## cpu_core
module cpu_core (
    input  wire        clk,
    input  wire        rst_n,
    output reg         bus_valid,
    output reg         bus_write,
    output reg  [18:0] bus_addr,
    output reg  [18:0] bus_wdata,
    input  wire [18:0] bus_rdata
);
    wire [18:0] if_pc;
    wire [18:0] if_instr;
    wire [4:0]  opcode;
    wire [2:0]  rd, rs1, rs2;
    wire [14:0] imm;
    wire [18:0] rs1_data, rs2_data;
    wire [18:0] alu_result;
    wire        zero_flag;
    wire        div_by_zero;
    wire [18:0] wb_data;
    wire        reg_write;
    wire is_load  = (opcode == 5'b01000);
    wire is_store = (opcode == 5'b01001);
    wire mem_access = is_load | is_store;
    if_stage ifs (
        .clk(clk),
        .rst_n(rst_n),
        .stall(mem_access),           
        .branch_taken(1'b0),
        .branch_target(19'd0),
        .ibus_valid(),                
        .ibus_addr(),                 
        .ibus_rdata(bus_rdata),
        .pc(if_pc),
        .instruction(if_instr)
    );
    id_stage id (
        .instruction(if_instr),
        .opcode(opcode),
        .rd(rd),
        .rs1(rs1),
        .rs2(rs2),
        .immediate(imm),
        .prediction()
    );
    regfile rf (
        .clk(clk),
        .rd_addr(rd),
        .rs1_addr(rs1),
        .rs2_addr(rs2),
        .wb_data(wb_data),
        .reg_write(reg_write),
        .rs1_data(rs1_data),
        .rs2_data(rs2_data)
    );
    alu alu_u (
        .opcode(opcode),
        .operand_a(rs1_data),
        .operand_b(rs2_data),
        .result(alu_result),
        .zero_flag(zero_flag),
        .div_by_zero(div_by_zero)
    );
always @(*) begin
    bus_valid = mem_access;
    bus_write = is_store;
    bus_addr  = alu_result;
    bus_wdata = rs2_data;
end
    assign wb_data =
        (is_load)  ? bus_rdata :
                     alu_result;
    assign reg_write = ~is_store & ~is_load;
endmodule
clock: 45.0 ns
lec_check: 0
cap_margin: 20
core_aspect_ratio: 0.5
core_margin: 2
core_utilization: 40
cts_cluster_diameter: 372
cts_cluster_size: 93
hold_slack_margin: -0.09
setup_slack_margin: 0.82
slew_margin: 0
run.sh (not shown) runs the stock make flow with config.mk's settings and CLKGATE_MAP_FILE=.
Change:
Settings changed: CORE_ASPECT_RATIO 0.5 to unset, CORE_UTILIZATION 40 to 58, CTS_CLUSTER_DIAMETER 372 to unset, CTS_CLUSTER_SIZE 93 to unset, HOLD_SLACK_MARGIN -0.09 to unset, SETUP_SLACK_MARGIN 0.82 to unset, SLEW_MARGIN 0 to 20.
Clock period 45.0 ns to 37.9 ns, I/O delays scaled along.
Result:
- The new run ran to the end with violations: max-slew violations, negative setup slack
- design area rose by 16%
- final cell count goes up by 7.0%
- via count climbs by 22%
- wire length came out higher by 17%
- worst setup slack gets worse by 4.4 ns
- area after synthesis does not change
- first-iteration DRC count went up by 76%
- synthesized cell count stays the same
- global-route usage goes up by 21 points
- sequential power grows by 20%
- power rose by 40%

========
The RTL this note starts from:
==> flow/design.v <==
module if_stage (
    input  wire        clk,
    input  wire        rst_n,
    input  wire        stall,
    input  wire        branch_taken,
    input  wire [18:0] branch_target,
    output reg         ibus_valid,
    output reg  [18:0] ibus_addr,
    input  wire [18:0] ibus_rdata,
    output reg  [18:0] pc,
    output reg  [18:0] instruction
);
    always @(posedge clk or negedge rst_n) begin
        if (!rst_n) begin
            pc          <= 19'd0;
            ibus_valid  <= 1'b0;
        end
        else if (!stall) begin
            pc <= branch_taken ? branch_target : pc + 19'd1;
            ibus_valid <= 1'b1;
            ibus_addr  <= pc;
        end
    end
    always @(posedge clk or negedge rst_n) begin
        if (!rst_n)
            instruction <= 19'd0;
        else if (ibus_valid)
            instruction <= ibus_rdata;
    end
endmodule
module id_stage(
    input [18:0] instruction,
    output [4:0] opcode,
    output [2:0] rd,
    output [2:0] rs1,
    output [2:0] rs2,
    output [14:0] immediate,
    output reg [1:0] prediction
);
    assign opcode = instruction[18:14];
    assign rd = instruction[13:11];
    assign rs1 = instruction[10:8];
    assign rs2 = instruction[7:5];
    assign immediate = instruction[14:0];
    always @(*) begin
        case(opcode)
            5'b01010, 5'b01011, 5'b01100: prediction = 2'b10;  
            default: prediction = 2'b00;  
        endcase
    end
endmodule
module regfile(
    input clk,
    input [2:0] rd_addr,
    input [2:0] rs1_addr,
    input [2:0] rs2_addr,
    input [18:0] wb_data,
    input reg_write,
    output [18:0] rs1_data,
    output [18:0] rs2_data
);
    reg [18:0] registers [0:7];
    always @(posedge clk) begin
        if (reg_write && rd_addr != 0)
            registers[rd_addr] <= wb_data;
    end
    assign rs1_data = (rs1_addr == 3'd0) ? 19'd0 : registers[rs1_addr];
    assign rs2_data = (rs2_addr == 3'd0) ? 19'd0 : registers[rs2_addr];
endmodule
module alu(
    input [4:0] opcode,
    input [18:0] operand_a,
    input [18:0] operand_b,
    output reg [18:0] result,
    output reg zero_flag,
    output reg div_by_zero
);
    always @(*) begin
        result = 19'd0;
        div_by_zero = 1'b0;
        case(opcode)
            5'b00000: result = operand_a + operand_b;
            5'b00001: result = operand_a - operand_b;
            5'b00010: result = operand_a * operand_b;
            5'b00011: begin
                div_by_zero = (operand_b == 0);
                result = (operand_b == 0) ? 19'h7FFFF : operand_a / operand_b;
            end
            5'b00100: result = operand_a & operand_b;
            5'b00101: result = operand_a | operand_b;
            5'b00110: result = operand_a ^ operand_b;
            5'b00111: result = ~operand_a;
            5'b01000: result = operand_a + 1;
            5'b01001: result = operand_a - 1;
        endcase
        zero_flag = (result == 0);
    end
endmodule
module cpu_core (
    input  wire        clk,
    input  wire        rst_n,
    output reg         bus_valid,
    output reg         bus_write,
    output reg  [18:0] bus_addr,
    output reg  [18:0] bus_wdata,
    input  wire [18:0] bus_rdata
);
    wire [18:0] if_pc;
    wire [18:0] if_instr;
    wire [4:0]  opcode;
    wire [2:0]  rd, rs1, rs2;
    wire [14:0] imm;
    wire [18:0] rs1_data, rs2_data;
    wire [18:0] alu_result;
    wire        zero_flag;
    wire        div_by_zero;
    wire [18:0] wb_data;
    wire        reg_write;
    wire is_load  = (opcode == 5'b01000);
    wire is_store = (opcode == 5'b01001);
    wire mem_access = is_load | is_store;
    if_stage ifs (
        .clk(clk),
        .rst_n(rst_n),
        .stall(mem_access),           
        .branch_taken(1'b0),
        .branch_target(19'd0),
        .ibus_valid(),                
        .ibus_addr(),                 
        .ibus_rdata(bus_rdata),
        .pc(if_pc),
        .instruction(if_instr)
    );
    id_stage id (
        .instruction(if_instr),
        .opcode(opcode),
        .rd(rd),
        .rs1(rs1),
        .rs2(rs2),
        .immediate(imm),
        .prediction()
    );
    regfile rf (
        .clk(clk),
        .rd_addr(rd),
        .rs1_addr(rs1),
        .rs2_addr(rs2),
        .wb_data(wb_data),
        .reg_write(reg_write),
        .rs1_data(rs1_data),
        .rs2_data(rs2_data)
    );
    alu alu_u (
        .opcode(opcode),
        .operand_a(rs1_data),
        .operand_b(rs2_data),
        .result(alu_result),
        .zero_flag(zero_flag),
        .div_by_zero(div_by_zero)
    );
always @(*) begin
    bus_valid = mem_access;
    bus_write = is_store;
    bus_addr  = alu_result;
    bus_wdata = rs2_data;
end
    assign wb_data =
        (is_load)  ? bus_rdata :
                     alu_result;
    assign reg_write = ~is_store & ~is_load;
endmodule
Settings: LEC_CHECK=0, CAP_MARGIN=20, CORE_MARGIN=2, CORE_UTILIZATION=72, CTS_CLUSTER_DIAMETER=335, CTS_CLUSTER_SIZE=37, PLACE_DENSITY=0.66, SLEW_MARGIN=20, TNS_END_PERCENT=5; clock period 40.6 ns.
The starting point failed in global routing.
Rerun with:
==> flow/config.mk (replaced) <==
export PLATFORM = sky130hd
export DESIGN_NAME = cpu_core
export DESIGN_NICKNAME = cpu_core
export VERILOG_FILES = /design/flow/design.v
export SDC_FILE = /design/flow/constraint.sdc
export NUM_CORES = 4
export LEC_CHECK = 0
export ABC_AREA = 1
export CAP_MARGIN = 20
export CORE_MARGIN = 2
export CORE_UTILIZATION = 67
export PLACE_DENSITY = 0.37
export SLEW_MARGIN = 20
==> flow/constraint.sdc (replaced) <==
create_clock -name core_clock -period 54.9 [get_ports {clk}]
set_input_delay 10.9800 -clock core_clock [delete_from_list [all_inputs] [get_ports {clk}]]
set_output_delay 10.9800 -clock core_clock [all_outputs]
set_load 0.01 [all_outputs]
The changed run completed without violations.
Die area goes up by 6.7%.
Synthesized area falls by 0.56%.
Synthesized cell count rises by 21%.
No activity file was given, so power comes from the tool's default toggle rates.
